// comparator_latch
module comparator_latch #
(
  parameter n_to_response_time = -1038,
  parameter p_to_response_time = -1020,
  parameter const_response_time = 1285,
  parameter n_to_tau = -1248,
  parameter p_to_tau = 1037,
  parameter const_tau = 1042,
  parameter n_to_response_time_lh = -1752,
  parameter p_to_response_time_lh = -1006,
  parameter const_response_time_lh = 1185,
  parameter n_to_tau_lh = 1131,
  parameter p_to_tau_lh = -1115,
  parameter const_tau_lh = 1529
)
(
  input clk,
  input reset,
  input sys_clk,
  input [15-1:0] n,
  input [15-1:0] p,
  output [35-1:0] out
);
  reg [17-1:0] state_cycle_counter;
  reg [1-1:0] prev_sys_clk;
  reg [35-1:0] o;
  wire [32-1:0] wait_time;
  wire [51-1:0] tau;
  wire [36-1:0] dvdt;
  wire [32-1:0] wait_time_lh;
  wire [59-1:0] tau_lh;
  wire [37-1:0] dodt;
  reg [32-1:0] fsm;
  localparam fsm_init = 0;
  wire [35-1:0] padr_0;
  wire [23-1:0] padr_bits_1;
  assign padr_bits_1 = 0;
  ...
export LEC_CHECK = 0
export ABC_AREA = 0
export CAP_MARGIN = 20
export CELL_PAD_IN_SITES_DETAIL_PLACEMENT = 0
export CORE_ASPECT_RATIO = 0.61
export CORE_MARGIN = 2
export CORE_UTILIZATION = 72
export CTS_CLUSTER_SIZE = 66
export GPL_TIMING_DRIVEN = 1
export MAX_ROUTING_LAYER = met4
export MIN_ROUTING_LAYER = met1
export PLACE_DENSITY_LB_ADDON = 0.07
export SETUP_SLACK_MARGIN = 1.73
export SLEW_MARGIN = 20
create_clock -name core_clock -period 20.9 [get_ports {clk}]
run.sh (not shown) runs the stock make flow with config.mk's settings and CLKGATE_MAP_FILE=.
The baseline finished but failed the layout checks on negative setup slack.
Edit:
--- a/flow/config.mk
+++ b/flow/config.mk
@@ -8 +8 @@
-export ABC_AREA = 0
+export ABC_AREA = 1
@@ -14 +14 @@
-export CTS_CLUSTER_SIZE = 66
+export CTS_CLUSTER_SIZE = 84
@@ -19 +19 @@
-export SETUP_SLACK_MARGIN = 1.73
+export SETUP_SLACK_MARGIN = 0.25
==> flow/constraint.sdc (replaced) <==
create_clock -name core_clock -period 18.1 [get_ports {clk}]
set_input_delay 3.6200 -clock core_clock [delete_from_list [all_inputs] [get_ports {clk}]]
set_output_delay 3.6200 -clock core_clock [all_outputs]
set_load 0.01 [all_outputs]
=> The new run failed in 5_1_grt (GRT-0232); synthesized area grows by 5.8%; die area increases by 5.7%; synthesized cell count went up by 19%.
Edit:
==> flow/config.mk (replaced) <==
export PLATFORM = sky130hd
export DESIGN_NAME = comparator_latch
export DESIGN_NICKNAME = comparator_latch
export VERILOG_FILES = /design/flow/design.v
export SDC_FILE = /design/flow/constraint.sdc
export NUM_CORES = 4
export LEC_CHECK = 0
export CAP_MARGIN = 20
export CORE_MARGIN = 2
export CORE_UTILIZATION = 70
export MAX_ROUTING_LAYER = met4
export SLEW_MARGIN = 20
==> flow/constraint.sdc (replaced) <==
create_clock -name core_clock -period 19.5 [get_ports {clk}]
set_input_delay 3.9000 -clock core_clock [delete_from_list [all_inputs] [get_ports {clk}]]
set_output_delay 3.9000 -clock core_clock [all_outputs]
set_load 0.01 [all_outputs]
Result:
- The changed run ran to the end with violations: negative setup slack
- die size decreases by 2.8%
- synthesized cell count decreases by 16%
- synthesized area decreases by 5.5%

---

== v46 ==
Starting RTL as in the previous note.
export LEC_CHECK = 0
export ABC_AREA = 1
export CAP_MARGIN = 20
export CELL_PAD_IN_SITES_DETAIL_PLACEMENT = 0
export CORE_ASPECT_RATIO = 1.02
export CORE_MARGIN = 2
export CORE_UTILIZATION = 72
export CTS_CLUSTER_DIAMETER = 204
export CTS_CLUSTER_SIZE = 66
export GPL_TIMING_DRIVEN = 1
export MAX_ROUTING_LAYER = met4
export MIN_ROUTING_LAYER = met1
export PLACE_DENSITY_LB_ADDON = 0.07
export SETUP_SLACK_MARGIN = 0.25
export SLEW_MARGIN = 20
create_clock -name core_clock -period 20.1 [get_ports {clk}]
v46: full flow OK, the timing, design-rule and antenna checks passed
Setup changes, v46 to v14
# v46
export LEC_CHECK = 0
export ABC_AREA = 1
export CAP_MARGIN = 20
export CELL_PAD_IN_SITES_DETAIL_PLACEMENT = 0
export CORE_ASPECT_RATIO = 1.02
export CORE_MARGIN = 2
export CORE_UTILIZATION = 72
export CTS_CLUSTER_DIAMETER = 204
export CTS_CLUSTER_SIZE = 66
export GPL_TIMING_DRIVEN = 1
export MAX_ROUTING_LAYER = met4
export MIN_ROUTING_LAYER = met1
export PLACE_DENSITY_LB_ADDON = 0.07
export SETUP_SLACK_MARGIN = 0.25
export SLEW_MARGIN = 20
create_clock -name core_clock -period 20.1 [get_ports {clk}]
# v14
export LEC_CHECK = 0
export ABC_AREA = 0
export CAP_MARGIN = 20
export CELL_PAD_IN_SITES_DETAIL_PLACEMENT = 0
export CORE_ASPECT_RATIO = 1.74
export CORE_MARGIN = 10
export CORE_UTILIZATION = 55
export CTS_CLUSTER_DIAMETER = 80
export CTS_CLUSTER_SIZE = 66
export GPL_TIMING_DRIVEN = 0
export MIN_ROUTING_LAYER = met1
export PLACE_DENSITY_LB_ADDON = 0.07
export SETUP_SLACK_MARGIN = -1.75
export SLEW_MARGIN = 20
create_clock -name core_clock -period 20.1 [get_ports {clk}]
From the logs: v14 reached the end of the flow and failed the layout checks with setup timing. | count of cells resized by post-cts repair | v14 vs v46 | 143 higher |. v14 vs. v46: clock latency on the worst-skew pair essentially unchanged. Diff v46 -> v14 | final instance area | down by more than 10%. Taking v46 as the reference point, the wire length of v14 falls by about 24%. Relative to v46, the wire length per cell measured on v14 has decreased by a little under 10%.
Modified inputs, v12 compared to v14
# v14
export LEC_CHECK = 0
export ABC_AREA = 0
export CAP_MARGIN = 20
export CELL_PAD_IN_SITES_DETAIL_PLACEMENT = 0
export CORE_ASPECT_RATIO = 1.74
export CORE_MARGIN = 10
export CORE_UTILIZATION = 55
export CTS_CLUSTER_DIAMETER = 80
export CTS_CLUSTER_SIZE = 66
export GPL_TIMING_DRIVEN = 0
export MIN_ROUTING_LAYER = met1
export PLACE_DENSITY_LB_ADDON = 0.07
export SETUP_SLACK_MARGIN = -1.75
export SLEW_MARGIN = 20
create_clock -name core_clock -period 20.1 [get_ports {clk}]
# v12
export LEC_CHECK = 0
export ABC_AREA = 0
export CAP_MARGIN = 20
export CELL_PAD_IN_SITES_DETAIL_PLACEMENT = 0
export CORE_ASPECT_RATIO = 0.61
export CORE_MARGIN = 10
export CORE_UTILIZATION = 25
export CTS_CLUSTER_SIZE = 66
export GPL_TIMING_DRIVEN = 0
export MIN_ROUTING_LAYER = met2
export PLACE_DENSITY_LB_ADDON = 0.07
export SETUP_SLACK_MARGIN = 1.73
export SLEW_MARGIN = 20
create_clock -name core_clock -period 20.1 [get_ports {clk}]
### Flow results
v12: complete, dirty (setup timing)
v12 ended up with n[3] as its beginning of the critical path; v14 ended up with n[11].
Cell count: v12 higher than v14
Summary of v12 over v14: number of antenna violations at the first check in global routing up 16, highest clock frequency the design can meet moved down, met2 wire length lost 11%.
Comparing v12 with v14, the sequential share of layout area came out essentially unchanged.
Going from v14 to v12, floorplan core density shrinks by 30 points.
Relative to v12, the following input files were edited for v20:
# v12
export LEC_CHECK = 0
export ABC_AREA = 0
export CAP_MARGIN = 20
export CELL_PAD_IN_SITES_DETAIL_PLACEMENT = 0
export CORE_ASPECT_RATIO = 0.61
export CORE_MARGIN = 10
export CORE_UTILIZATION = 25
export CTS_CLUSTER_SIZE = 66
export GPL_TIMING_DRIVEN = 0
export MIN_ROUTING_LAYER = met2
export PLACE_DENSITY_LB_ADDON = 0.07
export SETUP_SLACK_MARGIN = 1.73
export SLEW_MARGIN = 20
create_clock -name core_clock -period 20.1 [get_ports {clk}]
# v20
export LEC_CHECK = 0
export ABC_AREA = 0
export CAP_MARGIN = 20
export CELL_PAD_IN_SITES_DETAIL_PLACEMENT = 0
export CORE_ASPECT_RATIO = 0.61
export CORE_MARGIN = 10
export CORE_UTILIZATION = 58
export CTS_CLUSTER_SIZE = 66
export GPL_TIMING_DRIVEN = 1
export MIN_ROUTING_LAYER = met1
export SETUP_SLACK_MARGIN = 1.73
export SLEW_MARGIN = 20
create_clock -name core_clock -period 13.8 [get_ports {clk}]
==> results <==
v20 finished all stages; layout check result: FAIL, due to setup timing.
Final checks on v12, whose flow otherwise completed, came back failing, citing setup timing.
Starting density of the core delta for v20 relative to v12: 33 points higher
Going from v12 to v20, the count of antenna diodes in the layout was found to have gone down by 9.
In the metrics for v20 and v12, the one carrying the lower post-CTS setup buffer count is v20.
Looking at launching element of the worst setup path, the n[3] result is from v12; the p[8] one comes from v20.
Setup changes, v20 to v56
# v20
export LEC_CHECK = 0
export ABC_AREA = 0
export CAP_MARGIN = 20
export CELL_PAD_IN_SITES_DETAIL_PLACEMENT = 0
export CORE_ASPECT_RATIO = 0.61
export CORE_MARGIN = 10
export CORE_UTILIZATION = 58
export CTS_CLUSTER_SIZE = 66
export GPL_TIMING_DRIVEN = 1
export MIN_ROUTING_LAYER = met1
export SETUP_SLACK_MARGIN = 1.73
export SLEW_MARGIN = 20
create_clock -name core_clock -period 13.8 [get_ports {clk}]
# v56
export LEC_CHECK = 0
export ABC_AREA = 0
export CAP_MARGIN = 20
export CELL_PAD_IN_SITES_DETAIL_PLACEMENT = 0
export CORE_ASPECT_RATIO = 0.61
export CORE_MARGIN = 10
export CORE_UTILIZATION = 55
export CTS_CLUSTER_DIAMETER = 80
export CTS_CLUSTER_SIZE = 66
export GPL_TIMING_DRIVEN = 0
export MIN_ROUTING_LAYER = met1
export PLACE_DENSITY_LB_ADDON = 0.07
export SETUP_SLACK_MARGIN = 1.73
export SLEW_MARGIN = 20
create_clock -name core_clock -period 20.1 [get_ports {clk}]
Notes after the runs:
- v56 completed end to end; final checks failed (setup timing).
- The fraction of the cycle the final worst path needs in v56 sits 35 points below the value recorded for v20.
- Initial antenna violation count in v56 is 8 lower than in v20
- Between v56 and v20, the difference in sequential share of layout area is negligible.
- The clock buffer and inverter area fraction after layout of v56 and that of v20 are within noise of each other.
- Compared v20 against v56; worst-skew pair later-pin latency within noise.
- v56 — count of cell instances traversed by the critical path 1 higher, v20 as reference
